Design archon_top, start of the top module:
module archon_top (
    input wire clk,
    input wire reset,  
    input wire [15:0] external_entropy_in,  
    input wire [7:0] analog_entropy_raw,    
    input wire [1:0] ml_predicted_action,  
    input wire ml_risk_flag_top,           
    input wire manual_lock_top,            
    input wire analog_lock_override,
    input wire analog_flush_override,
    input wire quantum_override_signal,  
    input wire [1:0] mission_profile,          
    input wire override_authentication_valid,  
    input wire [7:0] entropy_threshold_fsm,    
    output wire [3:0] cpu_debug_pc,
    output wire [15:0] cpu_debug_instr,
    output wire cpu_debug_stall,
    output wire cpu_debug_flush,
    output wire cpu_debug_lock,
    output wire [7:0] cpu_debug_fsm_entropy_log,
    output wire [2:0] cpu_debug_fsm_instr_type_log,
    output wire cpu_debug_hazard_flag,
    output wire [1:0] cpu_debug_fsm_state,
    output wire cpu_debug_shock_detected,
    output wire [1:0] cpu_debug_classified_entropy,
    output wire system_enable_fire_pulse  
);
make LEC_CHECK=0 CAP_MARGIN=20 CELL_PAD_IN_SITES_DETAIL_PLACEMENT=1 CELL_PAD_IN_SITES_GLOBAL_PLACEMENT=3 CORE_ASPECT_RATIO=0.99 CORE_MARGIN=2 CORE_UTILIZATION=40 HOLD_SLACK_MARGIN=0.03 SETUP_SLACK_MARGIN=-0.66 SLEW_MARGIN=20 finish   # period 20.0 ns
run.sh (not shown) runs the stock make flow with config.mk's settings and CLKGATE_MAP_FILE=.
The first run completed without violations.
Then changed:
Settings changed: CELL_PAD_IN_SITES_DETAIL_PLACEMENT 1 to default, CELL_PAD_IN_SITES_GLOBAL_PLACEMENT 3 to default, CORE_ASPECT_RATIO 0.99 to default, CORE_UTILIZATION 40 to 70, HOLD_SLACK_MARGIN 0.03 to default, SETUP_SLACK_MARGIN -0.66 to default.
Clock period 20.0 ns to 6.22 ns, I/O delays scaled along.
What happened:
- This time the run finished but failed the layout checks on setup timing
- routed wire length drops slightly
- utilization climbs by 38 points
- area after synthesis does not change
- worst setup slack loses 5100 ps
- flip-flop count stays the same
- cell count drops by a few percent
- design area climbs by a few percent
- clock-buffer cell count drops by 6
Then changed:
Settings changed: CORE_UTILIZATION 70 to 34.
Clock period 6.22 ns to 20.9 ns, I/O delays scaled along.
=>
- This time the run passed the timing, DRC and antenna checks
- final area fell by about 4%
- via count fell by 11%
- wire length fell by about 11%
- synthesized area stays the same
- utilization fell by 45 points
Then changed:
Settings changed: CORE_UTILIZATION 34 to 66.
Clock period 20.9 ns to 13.0 ns, I/O delays scaled along.
Effect: Synthesized cell count stays the same. Cell area falls slightly. Worst hold slack is better by 4.6 ps. Count of clock-buffer cells in the layout falls by 6. Setup slack is worse by 2700 ps. Area after synthesis is unchanged.

run A:
archon_top again, from the RTL that the note above started with.
Settings: LEC_CHECK=0, CAP_MARGIN=40, CORE_MARGIN=2, CORE_UTILIZATION=70, CTS_CLUSTER_SIZE=32, SETUP_SLACK_MARGIN=1.8, SLEW_MARGIN=20; clock period 6.22 ns.
Run A finished all stages; layout check result: FAIL, due to setup timing.
Input-level comparison between run B and run A:
Settings: a deleted SETUP_SLACK_MARGIN that had been 1.8; a change of CORE_UTILIZATION from 70 to 40; a change of CAP_MARGIN from 40 to 20; a deleted CTS_CLUSTER_SIZE that had been 32; a change of the clock period (ns, I/O delays scaled along) from 6.22 to 20.0.
Results
- Run B finished all stages; the layout is clean.
- Any difference in count of antenna-violating nets left after detailed routing between run A and run B is small enough to ignore.
- | first-iteration DRC count | lower: run B |
- On routed metal-1 wire length: between run B and run A, it ends up lower for run A.
- Run B vs run A: tap cell count up by more than half
- The final reports for run B and run A show total CTS buffers higher in the former.
- Compared with run A, in run B growth of design area from synthesis to finish lower; wire length of the first global-routing pass lower.
- Relative to run A, run B improves final area.
- Run A → run B: number of clock buffers in the layout +about 28%, setup slack +5.53 ns.
Inputs modified between run B and run C:
Settings: an added SETUP_SLACK_MARGIN of 3.06; a change of the clock period (ns, I/O delays scaled along) from 20.0 to 13.1.
Findings:
The total wirelength of the detailed-routed design in run C sits 2.5% above the value recorded for run B. | buffering overhead | higher: run C |. On flop count, run C and run B are basically level. Non-clock buffer count ends up lower on run B. The first-iteration DRC count of run C is higher than that of run B. Run C went all the way through the flow, and no timing, DRC or antenna check failed.
For run D, these inputs were changed with respect to run C:
Settings: an added CTS_CLUSTER_SIZE of 10; a change of SETUP_SLACK_MARGIN from 3.06 to 1.94; a change of the clock period (ns, I/O delays scaled along) from 13.1 to 7.28.
Findings:
Run D completed end to end; final checks failed (setup timing).
Run D ends up with a setup slack that is 3.17 ns lower than in run C.
Number of cells on the critical path in run D is 1 higher than in run C
Taking run C as the reference point, the post-place setup slack of run D falls by 3.26 ns.
On final area: run D sits above run C.
Run D vs. run C: post-synthesis to final-layout area growth moved up, chip area shows no meaningful change.
Compared to run C, run D has period utilization 38 points higher.
The inputs of run E differ from those of run D as listed below.
Settings: SETUP_SLACK_MARGIN removed (was 1.94); CORE_UTILIZATION changed from 40 to 52; CTS_CLUSTER_SIZE removed (was 10); the clock period (ns, I/O delays scaled along) changed from 7.28 to 9.88.
### Flow results
STATUS run=run E STAGES=ALL_DONE FINAL_CHECKS=FAILED CAUSE=setup timing. From run D to run E the numbers moved as follows: number of cells on the critical path lower, reg-to-reg setup timing slack higher, number of antenna cells inserted roughly the same.

archon_top again, from the RTL that the note above started with.
==> flow/config.mk <==
export PLATFORM = sky130hd
export DESIGN_NAME = archon_top
export DESIGN_NICKNAME = archon_top
export VERILOG_FILES = /design/flow/design.v
export SDC_FILE = /design/flow/constraint.sdc
export NUM_CORES = 4
export LEC_CHECK = 0
export ABC_AREA = 1
export CAP_MARGIN = 15
export CORE_ASPECT_RATIO = 1.25
export CORE_MARGIN = 4
export CORE_UTILIZATION = 70
export CTS_CLUSTER_DIAMETER = 52
export CTS_CLUSTER_SIZE = 72
export GPL_ROUTABILITY_DRIVEN = 1
export MAX_ROUTING_LAYER = met5
export SETUP_SLACK_MARGIN = 2.31
export SLEW_MARGIN = 25
export TNS_END_PERCENT = 10
==> flow/constraint.sdc <==
create_clock -name core_clock -period 15.6 [get_ports {clk}]
set_input_delay 3.1200 -clock core_clock [delete_from_list [all_inputs] [get_ports {clk}]]
set_output_delay 3.1200 -clock core_clock [all_outputs]
set_load 0.01 [all_outputs]
Rerun with:
ABC_AREA = not set   (was 1)
CAP_MARGIN = 20   (was 15)
CORE_ASPECT_RATIO = not set   (was 1.25)
CORE_MARGIN = 2   (was 4)
CORE_UTILIZATION = 44   (was 70)
CTS_CLUSTER_DIAMETER = not set   (was 52)
CTS_CLUSTER_SIZE = not set   (was 72)
GPL_ROUTABILITY_DRIVEN = not set   (was 1)
MAX_ROUTING_LAYER = not set   (was met5)
SETUP_SLACK_MARGIN = not set   (was 2.31)
SLEW_MARGIN = 20   (was 25)
TNS_END_PERCENT = not set   (was 10)
clock period = 6.73 ns   (was 15.6 ns; I/O delays follow)
Effect: With this change the flow ran to the end with violations: negative setup slack. Wire length grows by 12%. Worst setup slack gets worse by 5.2 ns. Hold slack gets better by 0.0097 ns. Clock-buffer cell count grows by 21. Synthesized area grows by 6.4%. Non-clock buffer count grows by 190.
Rerun with:
CORE_UTILIZATION = 66   (was 44)
clock period = 13.2 ns   (was 6.73 ns; I/O delays follow)
- The new run finished clean
- global-route usage rose by 8.8 points
- register-to-register slack improved by 5.5 ns
- routed wire length shrinks by 7.5%
Rerun with:
CAP_MARGIN = 15   (was 20)
CORE_UTILIZATION = 72   (was 66)
clock period = 11.0 ns   (was 13.2 ns; I/O delays follow)
The new run finished with negative setup slack left.
Wire length is higher by 4.5%.
Setup slack degrades by 0.52 ns.
Synthesized area stays the same.
Non-clock buffer count grows by 53.
Via count came out higher by 3.8%.
Critical path depth is lower by 1.
Worst hold slack barely changes.
Clock skew climbs by 0.0079 ns.
Rerun with:
CAP_MARGIN = 20   (was 15)
CTS_CLUSTER_DIAMETER = 366   (was not set)
CTS_CLUSTER_SIZE = 13   (was not set)
clock period = 6.22 ns   (was 11.0 ns; I/O delays follow)
The changed run reached the layout checks and failed them: negative setup slack; synthesized cell count stays the same; wire length climbs by 5.5%; first-iteration DRC count climbs by 12%.
Rerun with:
CORE_UTILIZATION = 40   (was 72)
CTS_CLUSTER_DIAMETER = not set   (was 366)
CTS_CLUSTER_SIZE = not set   (was 13)
clock period = 17.8 ns   (was 6.22 ns; I/O delays follow)
The new run finished with timing, DRC and antenna clean. Area after synthesis stays the same. Wire length is lower by a few percent. Via count is lower by a little under a tenth. Critical path depth is lower by 5. Die size is higher by well over a third. First-iteration DRC count is lower by a quarter to a third. Core utilization is lower by 39 points.

## P
archon_top again, from the RTL that the note above started with.
Design archon_top, start of the top module:
module archon_top (
    input wire clk,
    input wire reset,  
    input wire [15:0] external_entropy_in,  
    input wire [7:0] analog_entropy_raw,    
    input wire [1:0] ml_predicted_action,  
    input wire ml_risk_flag_top,           
    input wire manual_lock_top,            
    input wire analog_lock_override,
    input wire analog_flush_override,
    input wire quantum_override_signal,  
    input wire [1:0] mission_profile,          
    input wire override_authentication_valid,  
    input wire [7:0] entropy_threshold_fsm,    
    output wire [3:0] cpu_debug_pc,
    output wire [15:0] cpu_debug_instr,
    output wire cpu_debug_stall,
    output wire cpu_debug_flush,
    output wire cpu_debug_lock,
    output wire [7:0] cpu_debug_fsm_entropy_log,
    output wire [2:0] cpu_debug_fsm_instr_type_log,
    output wire cpu_debug_hazard_flag,
    output wire [1:0] cpu_debug_fsm_state,
    output wire cpu_debug_shock_detected,
    output wire [1:0] cpu_debug_classified_entropy,
    output wire system_enable_fire_pulse  
);
make LEC_CHECK=0 ABC_AREA=1 CAP_MARGIN=20 CORE_MARGIN=2 CORE_UTILIZATION=71 CTS_CLUSTER_DIAMETER=40 CTS_CLUSTER_SIZE=72 PLACE_DENSITY_LB_ADDON=0.06 SETUP_SLACK_MARGIN=2.49 SLEW_MARGIN=20 finish   # period 9.88 ns
The flow for P finished, though final verification flagged setup timing.
Setup changes, P to Q
- changing CTS_CLUSTER_DIAMETER from 40 to 224
- changing SETUP_SLACK_MARGIN from 2.49 to 0.88
- setting GPL_ROUTABILITY_DRIVEN to 0 for the first time
- removing CTS_CLUSTER_SIZE (formerly 72)
- setting MAX_ROUTING_LAYER to met4 for the first time
Notes after the runs:
From Q to P, die size did not move at all.
Sort Q and P by measured slew at the worst slew-check pin asc -> top: Q
Diff Q and P: global routing usage on met3 lower in Q
Compared with P, Q improves final area.
Q and P ended up with roughly the same placed cell area.
Going from P to Q, fmax grew by 6.9 MHz; wire length on met2 shrank by 1900 microns; post-layout worst setup margin grew by 790 ps.
Q: flow complete, layout not clean; failing: setup timing
Setup changes, Q to R
- a deleted GPL_ROUTABILITY_DRIVEN that had been 0
- a deleted MAX_ROUTING_LAYER that had been met4
- a deleted SETUP_SLACK_MARGIN that had been 0.88
Results
R finished all stages; however, its layout fails the closing checks, the failures being setup timing. Compared R vs Q, and iteration tally of the first detailed-router pass is down in R. Diff R..Q | count of library flops with an enable pin | unchanged. Looking at setup slack, R sits 200 ps lower than Q does. Against Q, the final cell area of R is higher. R against Q: worst path arrival time rose 200 ps, shortest period the worst path allows rose 200 ps.
> inputs changed (R -> S)
- clearing PLACE_DENSITY_LB_ADDON, which used to be 0.06
- swapping 71 for 72 in CORE_UTILIZATION
- clearing CTS_CLUSTER_DIAMETER, which used to be 224
- swapping 9.88 for 23.9 in the clock period (ns, I/O delays scaled along)
==> results <==
- Going from R to S, routed via count divided by cell count grew slightly.
- Final instance count without filler cells ended up 2.4% lower on S than on R.
- Every stage of the flow completed for S, and the final layout passed the timing, DRC and antenna checks.
- Relative to R, the final cell area reported for S is lower.
- R → S: non-clock buffer count in the final layout decreased by about 53% relative to the old numbers; fraction of met3 tracks used by global routing +0.32 points.
- Slack of the worst reg-to-reg path: lower on R
- | post-route core utilization | higher: R |
